===== design.v =====
module  CONV(
	input				clk,
	input				rst_n,
	input 				mode,
	input       		in_valid,
	output reg			out_valid,
	output 		[13:0] 	AWADDR,
	output		 [7:0] 	AWLEN,
	output 				AWVALID,
	input 				AWREADY,
	output reg  [31:0]	WDATA,
	output 				WVALID,
	input 				WREADY,
	output 		[13:0] 	ARADDR,
	output 		 [7:0] 	ARLEN,
	output 				ARVALID,
	input 				ARREADY,
	input		[31:0] 	RDATA,
	input 				RVALID,
	output reg			RREADY
);
localparam WEIGHT1 	= 20'hABC2E;
localparam WEIGHT2 	= 20'hB52E2;
localparam WEIGHT3 	= 20'hAF5C4;
localparam WEIGHT4 	= 20'hE5518;
localparam WEIGHT5 	= 20'h71650;
localparam WEIGHT6 	= 20'hA938B;
localparam WEIGHT7 	= 20'h5251F;
localparam WEIGHT8 	= 20'h7DFC0;
localparam WEIGHT9 	= 20'hEB885;
localparam BIAS 	= 16'h1310;
localparam IDLE 	= 4'd0;
localparam CONV_K1 	= 4'd1;
localparam CONV_K2 	= 4'd2;
localparam CONV_K3 	= 4'd3;
localparam CONV_K4 	= 4'd4;
localparam CONV_K5 	= 4'd5;
localparam CONV_K6 	= 4'd6;
localparam CONV_K7 	= 4'd7;
localparam CONV_K8 	= 4'd8;
localparam CONV_K9 	= 4'd9;
localparam RELU 	= 4'd10;
localparam MUL 		= 4'd11;
localparam READ 	= 4'd12;
localparam WRITE_L0 = 4'd13;
localparam POOL 	= 4'd14;
localparam WRITE_L1 = 4'd15;
reg  		 [3:0] 	state_r, state_w, state_tmp;
reg  		 [5:0]	cnt_x, cnt_y;
reg					mode_;
wire 			 	is_up, is_down, is_left, is_right;
wire 				skip_mul;
wire 		[11:0] 	P1, P2, P3, P4, P5, P6, P7, P8, P9;
wire 		[15:0]  data_in;
wire 		[19:0] 	weight;
reg  signed	[35:0] 	product;
reg 				mul_fin;
reg  signed [36:0]	conv_result;
wire 		[31:0]	relu_result;
reg 		[31:0] 	max_pool_result;
wire 				update_mp_result;
assign is_up 	= (cnt_y == 6'd0  || (cnt_y == 6'd1  && mode_));
assign is_down 	= (cnt_y == 6'd63 || (cnt_y == 6'd62 && mode_));
assign is_left 	= (cnt_x == 6'd0  || (cnt_x == 6'd1  && mode_));
assign is_right = (cnt_x == 6'd63 || (cnt_x == 6'd62 && mode_));
assign skip_mul   = (state_tmp == CONV_K1 && (is_up || is_left)) 	||
					(state_tmp == CONV_K2 && (is_up))				||
					(state_tmp == CONV_K3 && (is_up || is_right)) 	||
					(state_tmp == CONV_K4 && (is_left))				||
					(state_tmp == CONV_K6 && (is_right)) 			||
					(state_tmp == CONV_K7 && (is_down || is_left)) 	||
					(state_tmp == CONV_K8 && (is_down)) 			||
					(state_tmp == CONV_K9 && (is_down || is_right));
assign P1 = (mode_ == 1'b0) ? {cnt_y, cnt_x} - 7'd65 : {cnt_y, cnt_x} - 8'd130;
assign P2 = (mode_ == 1'b0) ? {cnt_y, cnt_x} - 7'd64 : {cnt_y, cnt_x} - 8'd128;
assign P3 = (mode_ == 1'b0) ? {cnt_y, cnt_x} - 6'd63 : {cnt_y, cnt_x} - 7'd126;
assign P4 = (mode_ == 1'b0) ? {cnt_y, cnt_x} - 1'd1  : {cnt_y, cnt_x} - 2'd2  ;
assign P5 = (mode_ == 1'b0) ? {cnt_y, cnt_x}		 : {cnt_y, cnt_x}         ;
assign P6 = (mode_ == 1'b0) ? {cnt_y, cnt_x} + 1'd1	 : {cnt_y, cnt_x} + 2'd2  ;
assign P7 = (mode_ == 1'b0) ? {cnt_y, cnt_x} + 6'd63 : {cnt_y, cnt_x} + 7'd126;
assign P8 = (mode_ == 1'b0) ? {cnt_y, cnt_x} + 7'd64 : {cnt_y, cnt_x} + 8'd128;
assign P9 = (mode_ == 1'b0) ? {cnt_y, cnt_x} + 7'd65 : {cnt_y, cnt_x} + 8'd130;
assign data_in = RDATA[31:16];
assign weight = (state_tmp == CONV_K1) ? WEIGHT1 :
				(state_tmp == CONV_K2) ? WEIGHT2 :
				(state_tmp == CONV_K3) ? WEIGHT3 :
				(state_tmp == CONV_K4) ? WEIGHT4 :
				(state_tmp == CONV_K5) ? WEIGHT5 :
				(state_tmp == CONV_K6) ? WEIGHT6 :
				(state_tmp == CONV_K7) ? WEIGHT7 :
				(state_tmp == CONV_K8) ? WEIGHT8 :
				(state_tmp == CONV_K9) ? WEIGHT9 : 20'd0;
assign ARADDR = (state_tmp == CONV_K1) ? P1 :
				(state_tmp == CONV_K2) ? P2 :
				(state_tmp == CONV_K3) ? P3 :
				(state_tmp == CONV_K4) ? P4 :
				(state_tmp == CONV_K5) ? P5 :
				(state_tmp == CONV_K6) ? P6 :
				(state_tmp == CONV_K7) ? P7 :
				(state_tmp == CONV_K8) ? P8 :
				(state_tmp == CONV_K9) ? P9 : 14'd0;
assign ARLEN = 8'd0;
assign ARVALID = (state_r == READ) && (~skip_mul) && (state_tmp != RELU);
assign AWADDR = (state_r == POOL) ? {4'b1000, cnt_y[5:1], cnt_x[5:1]} : {1'b1, cnt_y, cnt_x};
assign AWLEN = 8'd0;
assign AWVALID = (state_r == RELU || state_r == POOL);
assign WVALID = (state_r == WRITE_L0 || state_r == WRITE_L1);
assign relu_result = (conv_result[36]) ? 32'd0 : conv_result[31:0];
assign update_mp_result = ((WDATA > max_pool_result) && WVALID);
always @(*) begin
	case(state_r)
		IDLE: 		state_w = (in_valid) ? READ : IDLE;
		READ: 		state_w = (ARREADY && ~skip_mul) ? state_tmp : READ;
		CONV_K1: 	state_w = (skip_mul) ? READ : ((RVALID) ? MUL : CONV_K1); 
		CONV_K2: 	state_w = (skip_mul) ? READ : ((RVALID) ? MUL : CONV_K2);
		CONV_K3: 	state_w = (skip_mul) ? READ : ((RVALID) ? MUL : CONV_K3);
		CONV_K4: 	state_w = (skip_mul) ? READ : ((RVALID) ? MUL : CONV_K4);
		CONV_K5: 	state_w = (skip_mul) ? READ : ((RVALID) ? MUL : CONV_K5);
		CONV_K6: 	state_w = (skip_mul) ? READ : ((RVALID) ? MUL : CONV_K6);
		CONV_K7: 	state_w = (skip_mul) ? READ : ((RVALID) ? MUL : CONV_K7);
		CONV_K8: 	state_w = (skip_mul) ? READ : ((RVALID) ? MUL : CONV_K8);
		CONV_K9: 	state_w = (skip_mul) ? RELU : ((RVALID) ? MUL : CONV_K9);
		MUL: 		state_w = (state_tmp == CONV_K9) ? RELU : READ;
		RELU: 		state_w = (AWREADY) ? WRITE_L0 : RELU;
		WRITE_L0: 	state_w = (WREADY) ? ((cnt_x[0] && cnt_y[0]) ? POOL : READ) : WRITE_L0;
		POOL: 		state_w = (AWREADY) ? WRITE_L1 : POOL;
		WRITE_L1: 	state_w = (WREADY) ? ((cnt_x[5:1] == 5'd31 && cnt_y[5:1] == 5'd31) ? IDLE : READ) : WRITE_L1;
	endcase
end
always @(posedge clk or negedge rst_n) begin
	if (!rst_n)	state_r <= IDLE;
	else 		state_r <= state_w;
end
always @(posedge clk or negedge rst_n) begin
	if (!rst_n)								state_tmp <= CONV_K1;
	else if (state_r == RELU)				state_tmp <= CONV_K1;
	else if (state_r == MUL) 				state_tmp <= state_tmp + 4'd1;
	else if (state_r == READ && skip_mul) 	state_tmp <= state_tmp + 4'd1;
end
always @(posedge clk or negedge rst_n) begin
	if (!rst_n)	begin
		cnt_x <= 6'd0;
		cnt_y <= 6'd0;
	end
	else if (state_r == WRITE_L0 && WREADY) begin
		cnt_x <= {cnt_x[5:1], cnt_x[0] + 1'd1};
		cnt_y <= (cnt_x[0]) ? {cnt_y[5:1], cnt_y[0] + 1'd1} : cnt_y;
	end
	else if (state_r == WRITE_L1 && WREADY) begin
		cnt_x <= {cnt_x[5:1] + 5'd1, cnt_x[0]};
		cnt_y <= (cnt_x[5:1] == 5'd31) ? {cnt_y[5:1] + 1'd1, cnt_y[0]} : cnt_y;
	end
end
always @(posedge clk or negedge rst_n) begin
	if (!rst_n)			RREADY <= 1'b0;
	else if (ARVALID)	RREADY <= 1'b1;
	else if (RVALID) 	RREADY <= 1'b0;
end
always @(posedge clk or negedge rst_n) begin
	if (!rst_n)					product <= 36'd0;
	else if (state_w == MUL)	product <= $signed(data_in) * $signed(weight);
end
always @(posedge clk or negedge rst_n) begin
	if (!rst_n)					mul_fin <= 1'b0;
	else if (state_w == MUL) 	mul_fin <= 1'b1;
	else 						mul_fin <= 1'b0;
end
always @(posedge clk or negedge rst_n) begin
	if (!rst_n)					conv_result <= BIAS;
	else if (WVALID && WREADY) 	conv_result <= BIAS;
	else if (mul_fin) 			conv_result <= conv_result + product;
end
always @(posedge clk or negedge rst_n) begin
	if (!rst_n)								max_pool_result <= 32'd0;
	else if (state_r == WRITE_L1 && WREADY) max_pool_result <= 32'd0;
	else if (update_mp_result) 				max_pool_result <= WDATA;
end
always @(posedge clk or negedge rst_n) begin
	if (!rst_n)						WDATA <= 32'd0;
	else if (state_w == WRITE_L0)	WDATA <= relu_result;
	else if (state_w == WRITE_L1)	WDATA <= max_pool_result;
	else 							WDATA <= WDATA;
end
always @(posedge clk or negedge rst_n) begin
	if (!rst_n)							out_valid <= 1'b0;
	else if (WREADY && state_w == IDLE) out_valid <= 1'b1;
	else 								out_valid <= 1'b0;
end
always @(posedge clk or negedge rst_n) begin
	if (!rst_n)			mode_ <= 1'b0;
	else if (in_valid) 	mode_ <= mode;
	else 				mode_ <= mode_;
end
endmodule

===== run.sh =====
#!/bin/bash
# the make line also repeats each setting of config.mk as NAME=value (left out here)
make -C /OpenROAD-flow-scripts/flow DESIGN_CONFIG=/design/flow/config.mk WORK_HOME=/design/flow/orfs CLKGATE_MAP_FILE= finish

===== config.mk =====
export PLATFORM = sky130hd
export DESIGN_NAME = CONV
export DESIGN_NICKNAME = CONV
export VERILOG_FILES = /design/flow/design.v
export SDC_FILE = /design/flow/constraint.sdc
export NUM_CORES = 4
export LEC_CHECK = 0
export CAP_MARGIN = 20
export CELL_PAD_IN_SITES_DETAIL_PLACEMENT = 2
export CELL_PAD_IN_SITES_GLOBAL_PLACEMENT = 1
export CORE_MARGIN = 2
export CORE_UTILIZATION = 71
export CTS_CLUSTER_SIZE = 28
export GPL_ROUTABILITY_DRIVEN = 0
export HOLD_SLACK_MARGIN = 0.25
export MAX_ROUTING_LAYER = met4
export SLEW_MARGIN = 25
export TNS_END_PERCENT = 100

===== constraint.sdc =====
create_clock -name core_clock -period 4.31 [get_ports {clk}]
set_input_delay 0.8620 -clock core_clock [delete_from_list [all_inputs] [get_ports {clk}]]
set_output_delay 0.8620 -clock core_clock [all_outputs]
set_load 0.01 [all_outputs]

==> results.txt, run 1 <==
run results: die height=~190 µm, Synth Area in XOR/XNOR=around 3.6%, most numerous cell in the Yosys netlist=inv_1, top cells by count=inv_1 (474), fa_1 (319), nand2_1 (295), Pre-Place Util=72.1%, status=aborted with a tool error, adder-cell share of the synthesized area=about 36%, Die ar.=0.0355 mm², number of synthesized flops with an enable pin=0, synth warn=1, synthesized area per cell=between 8 and 9 µm², Gate Count Post-Synth=a little under 3000, # Cells Yosys=2882, stage reached=3_1_place_gp_skip_io, Yosys top cell area share=a little over a quarter, simple share=16.8%, Rows=around 67, Synth area leader=fa_1, sequential fraction of the synthesis area=16.7%, Yosys Chip Area=roughly 0.024 mm², Synthesized registers=161, mux frac, synth=under 10%, top_reg_cell synth=dfrtp_1, cell area after synthesis=0.0242 mm², Core Area=~0.034 mm², Run Error=[ERROR GPL-0301] Utilization 105.664 % exceeds 100%., distinct lib cells=80, die width=189 µm, Main logic family=adder cells, yosys aoi share=15.3%, Async SR Flop Fraction=100%, top cells, area=fa_1 (26%), dfrtp_1 (16%), ha_1 (9.3%)
==> inputs of run 2 (changes only) <==
Settings changed: ABC_AREA set to 0, CELL_PAD_IN_SITES_DETAIL_PLACEMENT 2 to 0, CELL_PAD_IN_SITES_GLOBAL_PLACEMENT 1 to not set, CORE_UTILIZATION 71 to 70, CTS_CLUSTER_DIAMETER set to 99, CTS_CLUSTER_SIZE 28 to not set, GPL_ROUTABILITY_DRIVEN 0 to 1, HOLD_SLACK_MARGIN 0.25 to not set, MAX_ROUTING_LAYER met4 to not set, PLACE_DENSITY_LB_ADDON set to 0.27, SLEW_MARGIN 25 to 20, TNS_END_PERCENT 100 to not set.
Clock period 4.31 ns to 8.47 ns, I/O delays scaled along.
==> results.txt, run 2 <==
flow finished, numbers: Worst Setup SP=state_tmp[1]$_DFFE_PN0P_, fin crit share=95.6%, CP required=8830 ps, Crit path largest cell delay=560 ps, 1st-iter DRT viols=~1900, Synthesized registers=161 (unchanged), Logic cell area=0.0177 mm², CP most frequent cell=inv_1, Yosys top cell area share=26.4% (unchanged), largest net degree at the start of global routing=85, Stages on worst setup path=29, status=timing/DRC/antenna clean (was aborted with a tool error), clock slew at reported path FFs=80 ps, synth warn=1 (unchanged), clock buffer count from CTS=17, FF-to-FF End=product[34]$_DFFE_PN0P_, clock tree from TritonCTS=built, Synth area leader=fa_1 (unchanged), CP Launch Type=flop, Tot GR Track Use=39.4%, Root Driver=clkbuf_16, Yosys Chip Area=0.0242 mm² (unchanged), crit path capture=product[34]$_DFFE_PN0P_, synthesized area per cell=8.39 µm² (unchanged), Hold WC Path Type=reg -> reg, Max FO, Critical Path=16, cells on worst reg2reg path=29, Critical Path Sink Type=flop, IO Pins=121, layout filler cell count=2447, delay-heaviest family, CP=adder cells, die height=190 µm (was 189 µm), # clock sinks=approximately 160, Finished Layout Cells=about 3400, simple share=16.8% (unchanged), die width=190 µm (was 189 µm), final instance area=0.0267 mm², MaxCap Viol Count=0, fin util=around 80%, mux frac, synth=1.42% (unchanged), most numerous cell in the Yosys netlist=inv_1 (unchanged), Final ANT Viol Nets=0, htree depth=4, vias in the first global route=between 20000 and 25000, Final WS setup=370 ps, Pre-Place Util=70.5% (was 72.1%), sequential fraction of the synthesis area=16.7% (unchanged), Final GP Congestion=a little under 1, pre-CTS setup slack=between 60 and 70 ps, Main logic family=adder cells (unchanged), Rel. slew slack=around 33%, Flop area=~0.0040 mm², Log Warnings=56, Gate Count Post-Synth=2882 (unchanged), Core Area=0.0343 mm² (was 0.0335 mm²), buffer-and-inverter tally for the worst setup path=11, nets@finish=approximately 3500, first-pass GRT wire length=between 100000 and 150000 µm, DRT Wirelength=68300 µm, clk latency late pin=440 ps, cell area after synthesis=0.0242 mm² (unchanged), Setup TNS=0 ps, Placed Area=0.0261 mm², CTS Hold Bufs=0, top_reg_cell synth=dfrtp_1 (unchanged), Die ar.=0.0360 mm² (was 0.0355 mm²), skew final=between 15 and 20 ps, Synth Area in XOR/XNOR=3.55% (unchanged), DP Wirelength=52900 µm, adder-cell share of the synthesized area=35.7% (unchanged), area grow syn2layout=10.4%, WL/cell=between 15 and 20 µm, final hold slack=496 ps, post_cts resized=0, final slew viol count=0, distinct lib cells=80 (unchanged), Setup Buffers After CTS=0, number of synthesized flops with an enable pin=0 (unchanged), Final Hold Fails=0, slowest CP cell=fa_1, initial antenna violation count=0, Hold EP=product[12]$_DFFE_PN0P_, worst slew pin tran=around 1000 ps, highest achievable clock rate=0.123 GHz, via count=21300, yosys aoi share=15.3% (unchanged), Inst Count DP=around 3400, PortBufs=86, drt drc=0, ANT cells=0, Async SR Flop Fraction=100% (unchanged), top cells by count=inv_1 (474), fa_1 (319), nand2_1 (295) (unchanged), final setup fails=0, CP arrival=8460 ps, # Cells Yosys=2882 (unchanged), vias per inst=6.19, DRT Pass-1 Iters=6, worst hold stages=2, min cycle time layout=8100 ps, flop-to-flop setup slack=between 300 and 400 ps, RSZ-0062 raised after global routing=false, top cells, area=fa_1 (26%), dfrtp_1 (16%), ha_1 (9.3%) (unchanged), Overflow after GRT=0, Hold Startpoint=product[12]$_DFFE_PN0P_, Rows=68 (was 67), RR Startpoint=state_tmp[1]$_DFFE_PN0P_, clock tree buffer depth=2, Setup CP Type=reg -> reg
## run 2: cell type report
type,count,share of cell area [%]
tap,455,2.13
inverter,479,6.74
timing repair buffer,216,7.31
clock inverter,14,0.689
multi-input combinational,2098,66.4
sequential,161,15.1
clock buffer,18,1.61
## run 2: per-layer routing
metal / vias up / share of wire (%) / global-route usage [%] / wire, µm
li1: 9517 / - / - / -
met3: 251 / 8.3 / 5.48 / 5690
met1: 10300 / 38 / 50.2 / 26100
met5: - / 0 / 0 / 0
met4: 0 / 5.9 / 21.3 / 4040
met2: 1191 / 48 / 65.8 / 32400
==> inputs of run 3 (changes only) <==
Settings changed: ABC_AREA 0 to not set, CELL_PAD_IN_SITES_DETAIL_PLACEMENT 0 to not set, CORE_UTILIZATION 70 to 40, CTS_CLUSTER_DIAMETER 99 to not set, GPL_ROUTABILITY_DRIVEN 1 to not set, HOLD_SLACK_MARGIN set to 0.25, MAX_ROUTING_LAYER set to met5, PLACE_DENSITY_LB_ADDON 0.27 to not set, TNS_END_PERCENT set to 60.
Clock period 8.47 ns to 4.31 ns, I/O delays scaled along.
==> results.txt, run 3 <==
flow finished, numbers: status=finished with violations (was timing/DRC/antenna clean), SO Viols=setup timing, sequential fraction of the synthesis area=16.7% (unchanged), die width=250 µm (was 190 µm), vias per inst=5.34 (was 6.19), nets@finish=3801 (was 3511), Core Area=0.0600 mm² (was 0.0343 mm²), synthesized area per cell=8.39 µm² (unchanged), DP Wirelength=60500 µm (was 52900 µm), Yosys top cell area share=26.4% (unchanged), drt drc=0 (unchanged), top cells by count=inv_1 (474), fa_1 (319), nand2_1 (295) (unchanged), cell area after synthesis=0.0242 mm² (unchanged), worst slew pin tran=917 ps (was 1000 ps), Gate Count Post-Synth=2882 (unchanged), layout filler cell count=5543 (was 2447), clock tree from TritonCTS=built (unchanged), # Cells Yosys=2882 (unchanged), clk latency late pin=450 ps (was 440 ps), top_reg_cell synth=dfrtp_1 (unchanged), Flop area=0.00404 mm² (about the same), Logic cell area=0.0190 mm² (was 0.0177 mm²), buffer-and-inverter tally for the worst setup path=9 (was 11), final hold slack=387 ps (was 496 ps), Stages on worst setup path=27 (was 29), top cells, area=fa_1 (26%), dfrtp_1 (16%), ha_1 (9.3%) (unchanged), Die ar.=0.0624 mm² (was 0.0360 mm²), Yosys Chip Area=0.0242 mm² (unchanged), DRT Wirelength=76100 µm (was 68300 µm), htree depth=4 (unchanged), yosys aoi share=15.3% (unchanged), MaxCap Viol Count=0 (unchanged), die height=250 µm (was 190 µm), CTS Hold Bufs=0 (unchanged), FF-to-FF End=product[33]$_DFFE_PN0P_ (was product[34]$_DFFE_PN0P_), Root Driver=clkbuf_16 (unchanged), CP most frequent cell=fa_1 (was inv_1), Synth Area in XOR/XNOR=3.55% (unchanged), initial antenna violation count=1 (was 0), RSZ-0062 raised after global routing=true (was false), DRT Pass-1 Iters=8 (was 6), most numerous cell in the Yosys netlist=inv_1 (unchanged), WL/cell=18.7 µm (was 19.8 µm), Max FO, Critical Path=5 (was 16), number of synthesized flops with an enable pin=0 (unchanged), Final Hold Fails=0 (unchanged), ANT cells=0 (unchanged), clock slew at reported path FFs=70 ps (was 80 ps), highest achievable clock rate=0.139 GHz (was 0.123 GHz), Crit path largest cell delay=640 ps (was 560 ps), simple share=16.8% (unchanged), Rows=90 (was 68), Rel. slew slack=38.4% (was 33.1%), synth warn=1 (unchanged), Pre-Place Util=40.3% (was 70.5%), final slew viol count=0 (unchanged), crit path capture=product[33]$_DFFE_PN0P_ (was product[34]$_DFFE_PN0P_), CP Launch Type=flop (unchanged), final setup fails=31 (was 0), Setup TNS=-71260 ps (was 0 ps), Synth area leader=fa_1 (unchanged), 1st-iter DRT viols=1394 (was 1854), cells on worst reg2reg path=27 (was 29), Synthesized registers=161 (unchanged), mux frac, synth=1.42% (unchanged), Final GP Congestion=0.951 (was 0.977), adder-cell share of the synthesized area=35.7% (unchanged), area grow syn2layout=27.8% (was 10.4%), clock buffer count from CTS=17 (unchanged), CP arrival=7540 ps (was 8460 ps), CP required=4630 ps (was 8830 ps), flop-to-flop setup slack=-2900 ps (was 370 ps), min cycle time layout=7210 ps (was 8100 ps), Tot GR Track Use=24.3% (was 39.4%), Log Warnings=59 (was 56), Setup CP Type=reg -> reg (unchanged), PortBufs=86 (unchanged), clock tree buffer depth=2 (unchanged), delay-heaviest family, CP=adder cells (unchanged), # clock sinks=161 (unchanged), RR Startpoint=state_tmp[0]$_DFFE_PN1P_ (was state_tmp[1]$_DFFE_PN0P_), Main logic family=adder cells (unchanged), fin crit share=167% (was 95.6%), IO Pins=121 (unchanged), largest net degree at the start of global routing=93 (was 85), skew final=13.7 ps (was 18.2 ps), Async SR Flop Fraction=100% (unchanged), slowest CP cell=fa_2 (was fa_1), distinct lib cells=80 (unchanged), Hold WC Path Type=in -> async (was reg -> reg), Critical Path Sink Type=flop (unchanged), Overflow after GRT=0 (unchanged), vias in the first global route=22200 (was 22000), first-pass GRT wire length=121000 µm (was 112000 µm), Final WS setup=-2900 ps (was 370 ps), Final ANT Viol Nets=0 (unchanged), via count=21700 (was 21300), Worst Setup SP=state_tmp[0]$_DFFE_PN1P_ (was state_tmp[1]$_DFFE_PN0P_)
-- run 3: final cells by class --
class | instances | area share, %
multi-input combinational | 2099 | 61.4
sequential | 161 | 13.1
clock buffer | 17 | 1.38
tap | 782 | 3.17
timing repair buffer | 505 | 14.6
inverter | 479 | 5.85
clock inverter | 15 | 0.543
-- run 3: routing by layer --
layer | up-vias | share of wire [%] | track usage (%) | wire length, µm
li1 | 10100 | - | - | -
met2 | 660 | 48 | 41.3 | 36700
met3 | 117 | 4.9 | 2.28 | 3710
met1 | 10800 | 44 | 33.1 | 33800
met4 | 0 | 2.4 | 6.18 | 1860
met5 | - | 0 | 0 | 0
-- run 3: metrics by stage --
stage / instances / area, µm² / util [%] / setup slack (ps)
finish: 4058 / 30900 / 51.5 / -2900
CTS: 4020 / 30000 / 50.0 / -2850
global route: 4058 / 30900 / 51.5 / -3100
global placement: 3967 / 28800 / 48.0 / -2980
detailed placement: 3967 / 28800 / 48.0 / -3050
floorplan: 2899 / 24900 / - / -2750
-- run 3: what timing repair did --
item	4_1_cts	5_1_grt
cloned	2	2
pin swaps	61	89
hold endpoints to repair	0	0
endpoints found under the setup margin	40	40
resized	112	144
setup buffers	19	36
==> inputs of run 4 (changes only) <==
Settings changed: ABC_AREA set to 1, CELL_PAD_IN_SITES_DETAIL_PLACEMENT set to 0, CELL_PAD_IN_SITES_GLOBAL_PLACEMENT set to 2, CORE_ASPECT_RATIO set to 0.57, CORE_UTILIZATION 40 to 48, HOLD_SLACK_MARGIN 0.25 to not set, MAX_ROUTING_LAYER met5 to not set, MIN_ROUTING_LAYER set to met1, PLACE_DENSITY_LB_ADDON set to 0.1, SETUP_SLACK_MARGIN set to 1.09, SLEW_MARGIN 20 to 15, TNS_END_PERCENT 60 to not set.
Clock period 4.31 ns to 4.56 ns, I/O delays scaled along.
==> results.txt, run 4 <==
flow finished, numbers: yosys aoi share=11.1% (was 15.3%), Critical Path Sink Type=flop (unchanged), status=finished with violations (unchanged), CP most frequent cell=inv_2 (was fa_1), Core Area=0.0507 mm² (was 0.0600 mm²), via count=25900 (was 21700), WL/cell=21.2 µm (was 18.7 µm), Hold WC Path Type=reg -> reg (was in -> async), MaxCap Viol Count=0 (unchanged), top cells by count=nand2_1 (749), inv_1 (719), nor2_1 (388) (was inv_1 (474), fa_1 (319), nand2_1 (295)), CTS Hold Bufs=0 (unchanged), adder-cell share of the synthesized area=34.8% (was 35.7%), RR Startpoint=state_tmp[0]$_DFFE_PN1P_ (unchanged), nets@finish=4516 (was 3801), Max FO, Critical Path=6 (was 5), clock slew at reported path FFs=70 ps (about the same), sequential fraction of the synthesis area=16.3% (was 16.7%), Yosys top cell area share=25.7% (was 26.4%), htree depth=4 (unchanged), Main logic family=adder cells (unchanged), buffer-and-inverter tally for the worst setup path=10 (was 9), worst hold stages=2, clock buffer count from CTS=17 (unchanged), met1 Usage GRT=53.6% (was 33.1%), distinct lib cells=53 (was 80), CP required=4940 ps (was 4630 ps), Pre-Place Util=48.9% (was 40.3%), top_reg_cell synth=dfrtp_1 (unchanged), Die ar.=0.0536 mm² (was 0.0624 mm²), Root Driver=clkbuf_16 (unchanged), # clock sinks=161 (unchanged), Overflow after GRT=0 (unchanged), cell area after synthesis=0.0248 mm² (was 0.0242 mm²), clk latency late pin=450 ps (about the same), GR peak layer=met1 (was met2), clock tree buffer depth=2 (unchanged), IO Pins=121 (unchanged), initial antenna violation count=0 (was 1), top cells, area=fa_1 (26%), dfrtp_1 (16%), nand2_1 (11%) (was fa_1 (26%), dfrtp_1 (16%), ha_1 (9.3%)), die width=305 µm (was 250 µm), PortBufs=86 (unchanged), simple share=22.0% (was 16.8%), first-pass GRT wire length=145000 µm (was 121000 µm), most numerous cell in the Yosys netlist=nand2_1 (was inv_1), CP Launch Type=flop (unchanged), cells on worst reg2reg path=34 (was 27), Final WS setup=-2530 ps (was -2900 ps), delay-heaviest family, CP=adder cells (unchanged), die height=176 µm (was 250 µm), highest achievable clock rate=0.141 GHz (was 0.139 GHz), flop-to-flop setup slack=-2530 ps (was -2900 ps), Worst Setup SP=state_tmp[0]$_DFFE_PN1P_ (unchanged), Setup CP Type=reg -> reg (unchanged), DRT Pass-1 Iters=7 (was 8), CP arrival=7470 ps (was 7540 ps), Crit path largest cell delay=630 ps (was 640 ps), number of synthesized flops with an enable pin=0 (unchanged), Yosys Chip Area=0.0248 mm² (was 0.0242 mm²), Log Warnings=59 (unchanged), Final ANT Viol Nets=0 (unchanged), GR Util met2=47.3% (was 41.3%), largest net degree at the start of global routing=97 (was 93), min cycle time layout=7090 ps (was 7210 ps), SO Viols=setup timing (unchanged), crit path capture=product[29]$_DFFE_PN0P_ (was product[33]$_DFFE_PN0P_), synthesized area per cell=7.24 µm² (was 8.39 µm²), Hold EP=conv_result[35]$_DFFE_PN0P_, vias in the first global route=25000 (was 22200), # Cells Yosys=3429 (was 2882), Async SR Flop Fraction=100% (unchanged), Synth Area in XOR/XNOR=2.44% (was 3.55%), clock tree from TritonCTS=built (unchanged), 1st-iter DRT viols=2930 (was 1394), Gate Count Post-Synth=3429 (was 2882), final setup fails=33 (was 31), Tot GR Track Use=35.5% (was 24.3%), final hold slack=492 ps (was 387 ps), area grow syn2layout=38.5% (was 27.8%), mux frac, synth=0% (was 1.42%), Setup TNS=-68780 ps (was -71260 ps), fin crit share=156% (was 167%), skew final=12.8 ps (was 13.7 ps), worst slew pin tran=1020 ps (was 917 ps), DP Wirelength=75600 µm (was 60500 µm), Synth area leader=fa_1 (unchanged), RSZ-0062 raised after global routing=true (unchanged), vias per inst=5.54 (was 5.34), final slew viol count=0 (unchanged), synth warn=1 (unchanged), Synthesized registers=161 (unchanged), Final GP Congestion=1.24 (was 0.951), Hold Startpoint=conv_result[35]$_DFFE_PN0P_, drt drc=0 (unchanged), DRT Wirelength=98800 µm (was 76100 µm), Stages on worst setup path=34 (was 27), slowest CP cell=dfstp_2 (was fa_2), met3 usage=14.1% (was 2.28%), Final Hold Fails=0 (unchanged), Rel. slew slack=32.0% (was 38.4%), FF-to-FF End=product[29]$_DFFE_PN0P_ (was product[33]$_DFFE_PN0P_), Rows=62 (was 90)
## run 4: area by class of cell
class	count	area (µm²)
timing repair inverter	2	15.0
timing repair buffer	625	5770
sequential	161	4050
antenna	1	2.50
clock buffer	17	425
fill	4184	16400
multi-input combinational	2438	20200
clock inverter	14	149
tap	672	841
inverter	733	2900
## run 4: timing repair
item                                    CTS  global route
setup buffers                            78            95
pin swaps                               204           268
gates resized                           385           437
gates cloned                              3             1
endpoints found under the setup margin   84            92
hold endpoints to repair                  0             0
## run 4: metrics by stage
stage / cell area (µm²) / utilization [%] / cells / setup slack [ps]
2_1_floorplan: 25800 / - / 3446 / -1830
3_3_place_gp: 29800 / 58.7 / 4454 / -2640
3_5_place_dp: 29800 / 58.7 / 4454 / -2590
4_1_cts: 32100 / 63.4 / 4566 / -2310
5_1_grt: 34400 / 67.8 / 4662 / -2700
6_report: 34400 / 67.8 / 4663 / -2530
## run 4: metal layers
metal  up-vias  routed length (µm)
met3       224               13700
met5         -                 658
met2      1483               38700
met4        12                2130
li1      11600                   -
met1     12500               43600
==> inputs of run 5 (changes only) <==
Settings changed: ABC_AREA 1 to not set, CELL_PAD_IN_SITES_DETAIL_PLACEMENT 0 to not set, CELL_PAD_IN_SITES_GLOBAL_PLACEMENT 2 to not set, CORE_ASPECT_RATIO 0.57 to not set, CORE_UTILIZATION 48 to 66, CTS_CLUSTER_DIAMETER set to 353, CTS_CLUSTER_SIZE set to 43, MIN_ROUTING_LAYER met1 to not set, PLACE_DENSITY_LB_ADDON 0.1 to not set, SETUP_SLACK_MARGIN 1.09 to -0.35, SLEW_MARGIN 15 to 30.
Clock period 4.56 ns to 4.07 ns, I/O delays scaled along.
==> results.txt, run 5 <==
flow finished, numbers: Main logic family=adder cells (unchanged), worst slew pin tran=903 ps (was 1020 ps), # Cells Yosys=2882 (was 3429), synth warn=1 (unchanged), Root Driver=clkbuf_16 (unchanged), Final GP Congestion=0.992 (was 1.24), Critical Path Sink Type=flop (unchanged), DRT Wirelength=82900 µm (was 98800 µm), slowest CP cell=fa_1 (was dfstp_2), Core Area=0.0363 mm² (was 0.0507 mm²), simple share=16.8% (was 22.0%), Yosys Chip Area=0.0242 mm² (was 0.0248 mm²), ANT cells=0 (was 1), vias per inst=6.28 (was 5.54), Final WS setup=-3780 ps (was -2530 ps), top_reg_cell synth=dfrtp_1 (unchanged), Die ar.=0.0382 mm² (was 0.0536 mm²), Inst Count DP=3638 (was 4454), MaxCap Viol Count=0 (unchanged), Final ANT Viol Nets=0 (unchanged), synthesized area per cell=8.39 µm² (was 7.24 µm²), Hold WC Path Type=in -> async (was reg -> reg), final hold slack=416 ps (was 492 ps), min cycle time layout=7850 ps (was 7090 ps), Tot GR Track Use=40.6% (was 35.5%), fin crit share=193% (was 156%), flop-to-flop setup slack=-3780 ps (was -2530 ps), final setup fails=38 (was 33), Final Hold Fails=0 (unchanged), buffer-and-inverter tally for the worst setup path=7 (was 10), top cells by count=inv_1 (474), fa_1 (319), nand2_1 (295) (was nand2_1 (749), inv_1 (719), nor2_1 (388)), Stages on worst setup path=30 (was 34), initial antenna violation count=2 (was 0), DR top layer=met5 (unchanged), highest achievable clock rate=0.127 GHz (was 0.141 GHz), Worst Setup SP=state_tmp[1]$_DFFE_PN0P_ (was state_tmp[0]$_DFFE_PN1P_), Setup CP Type=reg -> reg (unchanged), CP required=4430 ps (was 4940 ps), yosys aoi share=15.3% (was 11.1%), mux frac, synth=1.42% (was 0%), WL/cell=22.2 µm (was 21.2 µm), delay-heaviest family, CP=adder cells (unchanged), die height=195 µm (was 176 µm), clk latency late pin=440 ps (was 450 ps), Crit path largest cell delay=720 ps (was 630 ps), wl on met1=29400 µm (was 43600 µm), Yosys top cell area share=26.4% (was 25.7%), number of synthesized flops with an enable pin=0 (unchanged), Placed Area=0.0284 mm² (was 0.0298 mm²), # clock sinks=161 (unchanged), status=finished with violations (unchanged), CTS Hold Bufs=0 (unchanged), 1st-iter DRT viols=2236 (was 2930), clock tree from TritonCTS=built (unchanged), area grow syn2layout=26.9% (was 38.5%), die width=195 µm (was 305 µm), Rel. slew slack=39.8% (was 32.0%), final slew viol count=0 (unchanged), sequential fraction of the synthesis area=16.7% (was 16.3%), largest net degree at the start of global routing=90 (was 97), met3 wire len=7800 µm (was 13700 µm), SO Viols=setup timing (unchanged), final instance area=0.0307 mm² (was 0.0344 mm²), Pre-Place Util=66.5% (was 48.9%), PortBufs=86 (unchanged), Log Warnings=61 (was 59), FF-to-FF End=product[34]$_DFFE_PN0P_ (was product[29]$_DFFE_PN0P_), skew final=19.0 ps (was 12.8 ps), adder-cell share of the synthesized area=35.7% (was 34.8%), htree depth=4 (unchanged), DP Wirelength=58000 µm (was 75600 µm), distinct lib cells=80 (was 53), Setup TNS=-91320 ps (was -68780 ps), drt drc=0 (unchanged), Async SR Flop Fraction=100% (unchanged), Gate Count Post-Synth=2882 (was 3429), layout filler cell count=1975 (was 4184), fin util=84.4% (was 67.8%), nets@finish=3795 (was 4516), Synthesized registers=161 (unchanged), CP arrival=8210 ps (was 7470 ps), clock tree buffer depth=2 (unchanged), clock slew at reported path FFs=80 ps (was 70 ps), first-pass GRT wire length=122000 µm (was 145000 µm), crit path capture=product[34]$_DFFE_PN0P_ (was product[29]$_DFFE_PN0P_), cells on worst reg2reg path=30 (was 34), vias in the first global route=23800 (was 25000), cell area after synthesis=0.0242 mm² (was 0.0248 mm²), Finished Layout Cells=3738 (was 4663), Synth Area in XOR/XNOR=3.55% (was 2.44%), met2 wire length=39700 µm (was 38700 µm), Overflow after GRT=0 (unchanged), most numerous cell in the Yosys netlist=inv_1 (was nand2_1), top cells, area=fa_1 (26%), dfrtp_1 (16%), ha_1 (9.3%) (was fa_1 (26%), dfrtp_1 (16%), nand2_1 (11%)), DRT Pass-1 Iters=8 (was 7), CP Launch Type=flop (unchanged), RSZ-0062 raised after global routing=true (unchanged), IO Pins=121 (unchanged), Max FO, Critical Path=6 (unchanged), Rows=70 (was 62), Synth area leader=fa_1 (unchanged), pre-CTS setup slack=-3250 ps (was -2590 ps), CP most frequent cell=fa_1 (was inv_2), via count=23500 (was 25900), RR Startpoint=state_tmp[1]$_DFFE_PN0P_ (was state_tmp[0]$_DFFE_PN1P_), clock buffer count from CTS=17 (unchanged)
[run 5: layout make-up]
cell class | count | area, µm² | share of cell area, %
clock buffer | 18 | 429 | 1.40
clock inverter | 14 | 186 | 0.608
inverter | 479 | 1810 | 5.91
multi-input combinational | 2099 | 19200 | 62.6
sequential | 161 | 4040 | 13.2
tap | 468 | 586 | 1.91
timing repair buffer | 499 | 4410 | 14.4
[run 5: timing repair]
action                     CTS  global route
gates cloned                 2             1
gates resized               84           222
pin swaps                   47           118
setup buffers               31            41
setup endpoints to repair   33            37
[run 5: layer usage]
metal,track usage [%],vias to the layer above
met5,0,-
met4,17.9,2
met3,6.48,498
met2,70.3,1473
met1,50.3,11400
li1,-,10100
==> inputs of run 6 (changes only) <==
Settings changed: ABC_AREA set to 0, CELL_PAD_IN_SITES_DETAIL_PLACEMENT set to 0, CORE_UTILIZATION 66 to 72, CTS_CLUSTER_DIAMETER 353 to 99, CTS_CLUSTER_SIZE 43 to not set, GPL_ROUTABILITY_DRIVEN set to 1, SETUP_SLACK_MARGIN -0.35 to not set, SLEW_MARGIN 30 to 20.
Clock period 4.07 ns to 6.82 ns, I/O delays scaled along.
==> results.txt, run 6 <==
run results: top_reg_cell synth=dfrtp_1 (unchanged), Die ar.=0.0350 mm² (was 0.0382 mm²), distinct lib cells=80 (unchanged), Synth area leader=fa_1 (unchanged), Core Area=0.0333 mm² (was 0.0363 mm²), Synth Area in XOR/XNOR=3.55% (unchanged), Gate Count Post-Synth=2882 (unchanged), die width=187 µm (was 195 µm), synth warn=1 (unchanged), top cells by count=inv_1 (474), fa_1 (319), nand2_1 (295) (unchanged), pre-CTS setup slack=-1010 ps (was -3250 ps), simple share=16.8% (unchanged), IO Pins=121 (unchanged), die height=187 µm (was 195 µm), Synthesized registers=161 (unchanged), # Cells Yosys=2882 (unchanged), most numerous cell in the Yosys netlist=inv_1 (unchanged), adder-cell share of the synthesized area=35.7% (unchanged), Yosys Chip Area=0.0242 mm² (unchanged), synthesized area per cell=8.39 µm² (unchanged), Main logic family=adder cells (unchanged), Yosys top cell area share=26.4% (unchanged), number of synthesized flops with an enable pin=0 (unchanged), Final GP Congestion=1.02 (was 0.992), sequential fraction of the synthesis area=16.7% (unchanged), Pre-Place Util=72.6% (was 66.5%), Root Driver=clkbuf_16 (unchanged), top cells, area=fa_1 (26%), dfrtp_1 (16%), ha_1 (9.3%) (unchanged), stage reached=5_1_grt, status=aborted with a tool error (was finished with violations), Rows=67 (was 70), htree depth=4 (unchanged), clock tree buffer depth=2 (unchanged), Async SR Flop Fraction=100% (unchanged), # clock sinks=161 (unchanged), PortBufs=86 (unchanged), yosys aoi share=15.3% (unchanged), DP Wirelength=59100 µm (was 58000 µm), Inst Count DP=3576 (was 3638), clock buffer count from CTS=17 (unchanged), cell area after synthesis=0.0242 mm² (unchanged), mux frac, synth=1.42% (unchanged)
## run 6: metrics by stage
step / instance area [µm²] / TNS (ps)
4_1_cts: 29400 / -3150
3_5_place_dp: 27900 / -18600
3_3_place_gp: 27900 / -13300
2_1_floorplan: 24900 / -524
## run 6: repair_timing
item | CTS
setup endpoints to repair | 23
hold buffers | 0
resized | 151
pin swaps | 83
gates cloned | 3
buffers inserted | 33
==> inputs of run 7 (changes only) <==
Settings changed: ABC_AREA 0 to not set, CELL_PAD_IN_SITES_DETAIL_PLACEMENT 0 to not set, CORE_UTILIZATION 72 to 40, CTS_CLUSTER_DIAMETER 99 to not set, GPL_ROUTABILITY_DRIVEN 1 to not set, SETUP_SLACK_MARGIN set to 0.94.
Clock period 6.82 ns to 7.8 ns, I/O delays scaled along.
==> results.txt, run 7 <==
flow finished, numbers: slowest CP cell=fa_1, via count=around 21000, Final Hold Fails=0, DRT Wirelength=74400 µm, Synthesized registers=161 (unchanged), ANT cells=0, min cycle time layout=7250 ps, Stages on worst setup path=24, vias per inst=5.39, drt drc=0, Flop area=0.00404 mm², number of synthesized flops with an enable pin=0 (unchanged), synth warn=1 (unchanged), Hold WC Path Type=reg -> reg, worst slew pin tran=973 ps, clock slew at reported path FFs=80 ps, FF-to-FF End=product[32]$_DFFE_PN0P_, Log Warnings=59, CP required=8140 ps, Yosys top cell area share=26.4% (unchanged), CP arrival=approximately 7600 ps, PortBufs=86 (unchanged), Max FO, Critical Path=5, top cells, area=fa_1 (26%), dfrtp_1 (16%), ha_1 (9.3%) (unchanged), Yosys Chip Area=0.0242 mm² (unchanged), sequential fraction of the synthesis area=16.7% (unchanged), cells on worst reg2reg path=30, cell area after synthesis=0.0242 mm² (unchanged), Worst Setup SP=RDATA[18], nets@finish=3679, first-pass GRT wire length=119000 µm, Tot GR Track Use=23.8%, distinct lib cells=80 (unchanged), initial antenna violation count=1, buffer-and-inverter tally for the worst setup path=8, DP Wirelength=55500 µm (was 59100 µm), synthesized area per cell=8.39 µm² (unchanged), Core Area=0.0600 mm² (was 0.0333 mm²), Hold EP=RREADY$_DFFE_PN0P_, final slew viol count=0, top_reg_cell synth=dfrtp_1 (unchanged), Synth area leader=fa_1 (unchanged), clock buffer count from CTS=17 (unchanged), status=timing/DRC/antenna clean (was aborted with a tool error), # clock sinks=161 (unchanged), layout filler cell count=5597, Setup TNS=0 ps, Pre-Place Util=40.3% (was 72.6%), Async SR Flop Fraction=100% (unchanged), adder-cell share of the synthesized area=35.7% (unchanged), DRT Pass-1 Iters=5, flop-to-flop setup slack=570 ps, IO Pins=121 (unchanged), Critical Path Sink Type=flop, htree depth=4 (unchanged), # Cells Yosys=2882 (unchanged), MaxCap Viol Count=0, crit path capture=product[35]$_DFFE_PN0P_, clock tree from TritonCTS=built, Final GP Congestion=0.937 (was 1.02), final setup fails=0, Overflow after GRT=0, Gate Count Post-Synth=2882 (unchanged), Die ar.=0.0624 mm² (was 0.0350 mm²), most numerous cell in the Yosys netlist=inv_1 (unchanged), CTS Hold Bufs=0 (unchanged), 1st-iter DRT viols=1163, Root Driver=clkbuf_16 (unchanged), top cells by count=inv_1 (474), fa_1 (319), nand2_1 (295) (unchanged), Synth Area in XOR/XNOR=3.55% (unchanged), clock tree buffer depth=2 (unchanged), CP Cell Sequence=dlygate4sd2_1 > buf_6 > and2_4 > buf_4 > buf_4 > fa_1 > inv_1 > fa_1 > fa_1 > inv_1 > fa_1 > fa_1 > inv_1 > fa_1 > inv_1 > ha_1 > a21o_1 > or3_4 > nor3_4 > o21ai_2 > a221oi_2 > a21oi_1 > xnor2_1 > o21ai_1, Logic cell area=around 0.019 mm², CP most frequent cell=fa_1, highest achievable clock rate=0.138 GHz, area grow syn2layout=25.0%, RSZ-0062 raised after global routing=true, Rel. slew slack=34.6%, simple share=16.8% (unchanged), die height=250 µm (was 187 µm), Rows=90 (was 67), worst hold stages=1, Hold Startpoint=RREADY$_DFFE_PN0P_, yosys aoi share=15.3% (unchanged), delay-heaviest family, CP=adder cells, RR Startpoint=state_tmp[0]$_DFFE_PN1P_, largest net degree at the start of global routing=83, mux frac, synth=1.42% (unchanged), WL/cell=18.9 µm, CP Launch Type=primary input, Setup CP Type=in -> reg, fin crit share=between 90 and 100%, skew final=roughly 21 ps, clk latency late pin=450 ps, Final ANT Viol Nets=0, vias in the first global route=approximately 22000, Crit path largest cell delay=550 ps, fin util=slightly above 50%, Main logic family=adder cells (unchanged), die width=250 µm (was 187 µm)
run 7: layer usage:
metal  wire, µm  vias up  GRT usage (%)
li1           -     9853              -
met3       4280      132           2.87
met2      35100      661           39.6
met5          0        -              0
met4       2170        0           6.99
met1      32900    10600           32.4
run 7: area by class of cell:
class,instances,area share (%)
repair buffers,384,12.4
inverters,479,5.98
well taps,782,3.24
multi-input cells,2098,63.1
clock buffers,17,1.41
clock inverters,15,0.572
flip-flops and latches,161,13.4
run 7: stage by stage:
step | cell area [µm²] | hold slack, ps | setup slack, ps | std cells
finish | 30200 | 489 | 552 | 3936
detailed placement | 27200 | 480 | -276 | 3781
global route | 30200 | 511 | 330 | 3936
CTS | 29400 | 497 | 661 | 3898
floorplan | 24800 | 456 | 794 | 2899
global placement | 27200 | 462 | -98.8 | 3781
run 7: repair_timing:
action                                  in CTS  in global routing
endpoints found under the setup margin      24                 23
gates cloned                                 8                  3
resized                                    246                139
pin swaps                                  163                110
setup buffers                               77                 35
==> inputs of run 8 (changes only) <==
Settings changed: ABC_AREA set to 0, CELL_PAD_IN_SITES_DETAIL_PLACEMENT set to 0, CORE_ASPECT_RATIO set to 0.84, CORE_UTILIZATION 40 to 72, CTS_CLUSTER_DIAMETER set to 99, GPL_ROUTABILITY_DRIVEN set to 1, PLACE_DENSITY set to 0.67, SETUP_SLACK_MARGIN 0.94 to -0.44.
Clock period 7.8 ns to 6.64 ns, I/O delays scaled along.
==> results.txt, run 8 <==
run results: status=aborted with a tool error (was timing/DRC/antenna clean), stage reached=5_1_grt, Run Error=[ERROR GRT-0232] Routing congestion too high. Check the congestion heatmap in the GUI., distinct lib cells=80 (unchanged), die width=204 µm (was 250 µm), Placed Area=0.0276 mm² (was 0.0272 mm²), Overflow after GRT=37, clock buffer count from CTS=17 (unchanged), # clock sinks=161 (unchanged), Yosys top cell area share=26.4% (unchanged), top cells by count=inv_1 (474), fa_1 (319), nand2_1 (295) (unchanged), Final GP Congestion=0.984 (was 0.937), die height=172 µm (was 250 µm), Rows=61 (was 90), Async SR Flop Fraction=100% (unchanged), top_reg_cell synth=dfrtp_1 (unchanged), htree depth=4 (unchanged), yosys aoi share=15.3% (unchanged), CTS Hold Bufs=0 (unchanged), cell area after synthesis=0.0242 mm² (unchanged), Tot GR Track Use=74.4%, Synth area leader=fa_1 (unchanged), Die ar.=0.0351 mm² (was 0.0624 mm²), Core Area=0.0330 mm² (was 0.0600 mm²), # Cells Yosys=2882 (unchanged), Main logic family=adder cells (unchanged), simple share=16.8% (unchanged), PortBufs=86 (unchanged), DP Wirelength=58300 µm (was 55500 µm), adder-cell share of the synthesized area=35.7% (unchanged), top cells, area=fa_1 (26%), dfrtp_1 (16%), ha_1 (9.3%) (unchanged), Inst Count DP=3582 (was 3781), most numerous cell in the Yosys netlist=inv_1 (unchanged), Synthesized registers=161 (unchanged), Root Driver=clkbuf_16 (unchanged), IO Pins=121 (unchanged), Synth Area in XOR/XNOR=3.55% (unchanged), mux frac, synth=1.42% (unchanged), number of synthesized flops with an enable pin=0 (unchanged), synth warn=1 (unchanged), sequential fraction of the synthesis area=16.7% (unchanged), Gate Count Post-Synth=2882 (unchanged), Pre-Place Util=73.1% (was 40.3%), clock tree buffer depth=2 (unchanged), Yosys Chip Area=0.0242 mm² (unchanged), synthesized area per cell=8.39 µm² (unchanged)
[run 8: metal layers]
| layer | overflow | track usage [%] |
|---|---|---|
| met1 | 0 | 74.6 |
| met5 | 0 | 32.1 |
| met3 | 0 | 60.4 |
| met4 | 17 | 71.4 |
| met2 | 20 | 90.8 |
[run 8: repair_timing]
item,CTS
pin swaps,95
buffers inserted,36
cloned,1
resized,121
setup endpoints to repair,21
[run 8: metrics by stage]
step / setup WS (ps) / TNS [ps]
4_1_cts: -613 / -8760
2_1_floorplan: -464 / -3960
3_3_place_gp: -1000 / -19050
3_5_place_dp: -1320 / -23740
==> inputs of run 9 (changes only) <==
Settings changed: ABC_AREA 0 to 1, CORE_ASPECT_RATIO 0.84 to not set, CTS_CLUSTER_DIAMETER 99 to 88, CTS_CLUSTER_SIZE set to 49, HOLD_SLACK_MARGIN set to -0.09, PLACE_DENSITY 0.67 to not set, PLACE_DENSITY_LB_ADDON set to 0.27, SETUP_SLACK_MARGIN -0.44 to not set, TNS_END_PERCENT set to 80.
Clock period 6.64 ns to 10.4 ns, I/O delays scaled along.
==> results.txt, run 9 <==
flow finished, numbers: status=timing/DRC/antenna clean (was aborted with a tool error), DP Wirelength=61200 µm (was 58300 µm), post_cts resized=0 (was 121), clock tree from TritonCTS=built, simple share=22.0% (was 16.8%), Root Driver=clkbuf_16 (unchanged), CTS Hold Bufs=0 (unchanged), number of synthesized flops with an enable pin=0 (unchanged), FF-to-FF End=product[33]$_DFFE_PN0P_, die width=190 µm (was 204 µm), Core Area=0.0337 mm² (was 0.0330 mm²), Worst Setup SP=state_tmp[1]$_DFFE_PN0P_, sequential fraction of the synthesis area=16.3% (was 16.7%), ANT cells=0, Final ANT Viol Nets=0, Setup TNS=0 ps, WL/cell=between 20 and 25 µm, Inst Count DP=3893 (was 3582), adder-cell share of the synthesized area=34.8% (was 35.7%), Hold Startpoint=RREADY$_DFFE_PN0P_, fin crit share=88.3%, MaxCap Viol Count=0, via count=24000, distinct lib cells=53 (was 80), mux frac, synth=0% (was 1.42%), vias per inst=6.12, 1st-iter DRT viols=2849, final instance area=0.0266 mm², top cells, area=fa_1 (26%), dfrtp_1 (16%), nand2_1 (11%) (was fa_1 (26%), dfrtp_1 (16%), ha_1 (9.3%)), clk latency late pin=460 ps, worst slew pin tran=~1100 ps, Synth area leader=fa_1 (unchanged), cells on worst reg2reg path=34, Tot GR Track Use=a little under half, htree depth=4 (unchanged), clock slew at reported path FFs=~80 ps, layout filler cell count=2343, clock buffer count from CTS=17 (unchanged), Placed Area=0.0259 mm² (was 0.0276 mm²), top_reg_cell synth=dfrtp_1 (unchanged), initial antenna violation count=1, most numerous cell in the Yosys netlist=nand2_1 (was inv_1), Yosys Chip Area=0.0248 mm² (was 0.0242 mm²), Crit path largest cell delay=~580 ps, PortBufs=86 (unchanged), cell area after synthesis=0.0248 mm² (was 0.0242 mm²), flop-to-flop setup slack=1220 ps, skew final=15.9 ps, DRT Wirelength=78600 µm, Setup CP Type=reg -> reg, top cells by count=nand2_1 (749), inv_1 (719), nor2_1 (388) (was inv_1 (474), fa_1 (319), nand2_1 (295)), Rel. slew slack=28.0%, vias in the first global route=24300, highest achievable clock rate=0.109 GHz, Die ar.=0.0360 mm² (was 0.0351 mm²), slowest CP cell=fa_1, Stages on worst setup path=34, area grow syn2layout=7.01%, DRT Pass-1 Iters=7, Critical Path Sink Type=flop, Gate Count Post-Synth=3429 (was 2882), worst hold stages=2, die height=190 µm (was 172 µm), Synth Area in XOR/XNOR=2.44% (was 3.55%), Pre-Place Util=73.6% (was 73.1%), Synthesized registers=161 (unchanged), CP Launch Type=flop, Hold WC Path Type=reg -> reg, crit path capture=product[33]$_DFFE_PN0P_, nets@finish=about 4000, Setup Buffers After CTS=0 (was 36), largest net degree at the start of global routing=101, yosys aoi share=11.1% (was 15.3%), # clock sinks=161 (unchanged), Finished Layout Cells=3925, Final Hold Fails=0, Async SR Flop Fraction=100% (unchanged), Final GP Congestion=1.07 (was 0.984), final slew viol count=0, synth warn=1 (unchanged), Main logic family=adder cells (unchanged), Rows=67 (was 61), delay-heaviest family, CP=adder cells, CP arrival=9570 ps, min cycle time layout=9180 ps, RSZ-0062 raised after global routing=false, clock tree buffer depth=2 (unchanged), synthesized area per cell=7.24 µm² (was 8.39 µm²), Max FO, Critical Path=15, Log Warnings=58, Yosys top cell area share=25.7% (was 26.4%), buffer-and-inverter tally for the worst setup path=10, Hold EP=RREADY$_DFFE_PN0P_, RR Startpoint=state_tmp[1]$_DFFE_PN0P_, IO Pins=121 (unchanged), final setup fails=0, CP required=10790 ps, first-pass GRT wire length=126000 µm, Overflow after GRT=0, # Cells Yosys=3429 (was 2882), drt drc=0
## run 9: through the flow
step	setup WS (ps)	utilization [%]	hold WS [ps]
after detailed placement	1050	77.0	476
after global placement	1350	77.0	466
final	1220	78.8	495
after floorplan	2250	-	448
after CTS	1510	78.8	494
after global routing	936	78.8	521
## run 9: final cells by class
| class | count | area (µm²) | share of cell area (%) |
|---|---|---|---|
| Clock buffer | 17 | 425 | 1.60 |
| Timing Repair Buffer | 114 | 1070 | 4.04 |
| Multi-Input combinational cell | 2437 | 17500 | 66.0 |
| Clock inverter | 15 | 195 | 0.735 |
| Sequential cell | 161 | 4040 | 15.2 |
| Inverter | 733 | 2750 | 10.4 |
| Tap cell | 448 | 561 | 2.11 |
## run 9: routing by layer
metal / track usage (%) / share of wire [%]
met1: 57.7 / 36
met2: 72.1 / 45
met3: 11.1 / 12
met4: 25.5 / 6.6
met5: 0 / 0
==> inputs of run 10 (changes only) <==
Settings changed: ABC_AREA 1 to not set, CELL_PAD_IN_SITES_DETAIL_PLACEMENT 0 to not set, CORE_ASPECT_RATIO set to 0.88, CORE_UTILIZATION 72 to 69, CTS_CLUSTER_DIAMETER 88 to not set, CTS_CLUSTER_SIZE 49 to 28, GPL_ROUTABILITY_DRIVEN 1 to not set, HOLD_SLACK_MARGIN -0.09 to 0.16, MAX_ROUTING_LAYER set to met5, MIN_ROUTING_LAYER set to met1, PLACE_DENSITY_LB_ADDON 0.27 to 0.15, SETUP_SLACK_MARGIN set to 1.19, SLEW_MARGIN 20 to 35, TNS_END_PERCENT 80 to not set.
Clock period 10.4 ns to 4.85 ns, I/O delays scaled along.
==> results.txt, run 10 <==
flow finished, numbers: DR top layer=met5 (was met4), 1st-iter DRT viols=5131 (was 2849), Gate Count Post-Synth=2882 (was 3429), Final GP Congestion=1.03 (was 1.07), final setup fails=30 (was 0), Main logic family=adder cells (unchanged), Synth area leader=fa_1 (unchanged), most numerous cell in the Yosys netlist=inv_1 (was nand2_1), mux frac, synth=1.42% (was 0%), fin util=89.8% (was 78.8%), Hold WC Path Type=in -> async (was reg -> reg), number of synthesized flops with an enable pin=0 (unchanged), CP Launch Type=flop (unchanged), flop-to-flop setup slack=-2990 ps (was 1220 ps), IO Pins=121 (unchanged), Stages on worst setup path=30 (was 34), Final WS setup=-2990 ps (was 1220 ps), htree depth=4 (unchanged), Die ar.=0.0365 mm² (was 0.0360 mm²), vias per inst=7.14 (was 6.12), FF-to-FF End=product[33]$_DFFE_PN0P_ (unchanged), final slew viol count=0 (unchanged), fin crit share=162% (was 88.3%), status=finished with violations (was timing/DRC/antenna clean), slowest CP cell=fa_1 (unchanged), highest achievable clock rate=0.128 GHz (was 0.109 GHz), die width=204 µm (was 190 µm), nets@finish=3792 (was 4002), top cells, area=fa_1 (26%), dfrtp_1 (16%), ha_1 (9.3%) (was fa_1 (26%), dfrtp_1 (16%), nand2_1 (11%)), Critical Path Sink Type=flop (unchanged), cell area after synthesis=0.0242 mm² (was 0.0248 mm²), synth warn=1 (unchanged), SO Viols=setup timing, skew final=27.4 ps (was 15.9 ps), # Cells Yosys=2882 (was 3429), crit path capture=product[33]$_DFFE_PN0P_ (unchanged), top cells by count=inv_1 (474), fa_1 (319), nand2_1 (295) (was nand2_1 (749), inv_1 (719), nor2_1 (388)), worst slew pin tran=1100 ps (was 1080 ps), clk latency late pin=470 ps (was 460 ps), Async SR Flop Fraction=100% (unchanged), CP arrival=8170 ps (was 9570 ps), via count=26600 (was 24000), Logic cell area=0.0197 mm² (was 0.0175 mm²), cells on worst reg2reg path=30 (was 34), DRT Wirelength=106000 µm (was 78600 µm), largest net degree at the start of global routing=86 (was 101), initial antenna violation count=8 (was 1), Pre-Place Util=69.7% (was 73.6%), Core Area=0.0347 mm² (was 0.0337 mm²), Yosys Chip Area=0.0242 mm² (was 0.0248 mm²), met2 wire length=44800 µm (was 35600 µm), clock tree from TritonCTS=built (unchanged), RSZ-0062 raised after global routing=true (was false), Worst Setup SP=state_tmp[0]$_DFFE_PN1P_ (was state_tmp[1]$_DFFE_PN0P_), Tot GR Track Use=47.5% (was 45.5%), Rows=64 (was 67), layout filler cell count=1356 (was 2343), Final ANT Viol Nets=0 (unchanged), simple share=16.8% (was 22.0%), Rel. slew slack=26.2% (was 28.0%), distinct lib cells=80 (was 53), Crit path largest cell delay=940 ps (was 580 ps), die height=180 µm (was 190 µm), buffer-and-inverter tally for the worst setup path=10 (unchanged), top_reg_cell synth=dfrtp_1 (unchanged), Overflow after GRT=0 (unchanged), CP required=5180 ps (was 10790 ps), Log Warnings=59 (was 58), WL/cell=28.3 µm (was 20.0 µm), DRT Pass-1 Iters=22 (was 7), vias in the first global route=25700 (was 24300), met3 wire len=16300 µm (was 9540 µm), DP Wirelength=60700 µm (was 61200 µm), Setup CP Type=reg -> reg (unchanged), Final Hold Fails=0 (unchanged), final hold slack=480 ps (was 495 ps), Flop area=0.00405 mm² (was 0.00404 mm²), first-pass GRT wire length=136000 µm (was 126000 µm), sequential fraction of the synthesis area=16.7% (was 16.3%), wl on met1=31600 µm (was 28300 µm), clock tree buffer depth=2 (unchanged), delay-heaviest family, CP=adder cells (unchanged), area grow syn2layout=28.8% (was 7.01%), yosys aoi share=15.3% (was 11.1%), RR Startpoint=state_tmp[0]$_DFFE_PN1P_ (was state_tmp[1]$_DFFE_PN0P_), Synth Area in XOR/XNOR=3.55% (was 2.44%), CP most frequent cell=fa_1, Root Driver=clkbuf_16 (unchanged), synthesized area per cell=8.39 µm² (was 7.24 µm²), clock buffer count from CTS=17 (unchanged), PortBufs=86 (unchanged), min cycle time layout=7840 ps (was 9180 ps), adder-cell share of the synthesized area=35.7% (was 34.8%), drt drc=0 (unchanged), Synthesized registers=161 (unchanged), Yosys top cell area share=26.4% (was 25.7%), MaxCap Viol Count=0 (unchanged), # clock sinks=161 (unchanged), Max FO, Critical Path=7 (was 15), pre-CTS setup slack=-2690 ps (was 1050 ps), clock slew at reported path FFs=90 ps (was 80 ps)
[run 10: cell type report]
| class | count | area share, % |
|---|---|---|
| clock buffer | 17 | 1.37 |
| multi-input combinational | 2098 | 63.2 |
| timing repair buffer | 497 | 14.1 |
| clock inverter | 15 | 0.615 |
| tap | 462 | 1.86 |
| inverter | 479 | 5.84 |
| antenna | 3 | 0.0241 |
| sequential | 161 | 13.0 |
[run 10: through the flow]
step | area (µm²) | instances | setup TNS, ps
after floorplan | 25100 | 2899 | -44290
after CTS | 30000 | 3689 | -56740
after detailed placement | 28400 | 3614 | -61320
after global routing | 31100 | 3731 | -76100
final | 31100 | 3732 | -71420
after global placement | 28400 | 3614 | -57220
[run 10: layer usage]
metal  global-route usage (%)  vias up
met2                     77.4     2962
met3                     10.8     1295
met5                        0        -
met4                     31.5        8
li1                         -    10100
met1                     56.7    12300
[run 10: what timing repair did]
action                     4_1_cts  5_1_grt
gates resized                  240      210
setup endpoints to repair       50       93
gates cloned                     0        2
setup buffers                   43       38
hold buffers                     0        0
hold endpoints to repair         0        0
pin swaps                      102      178
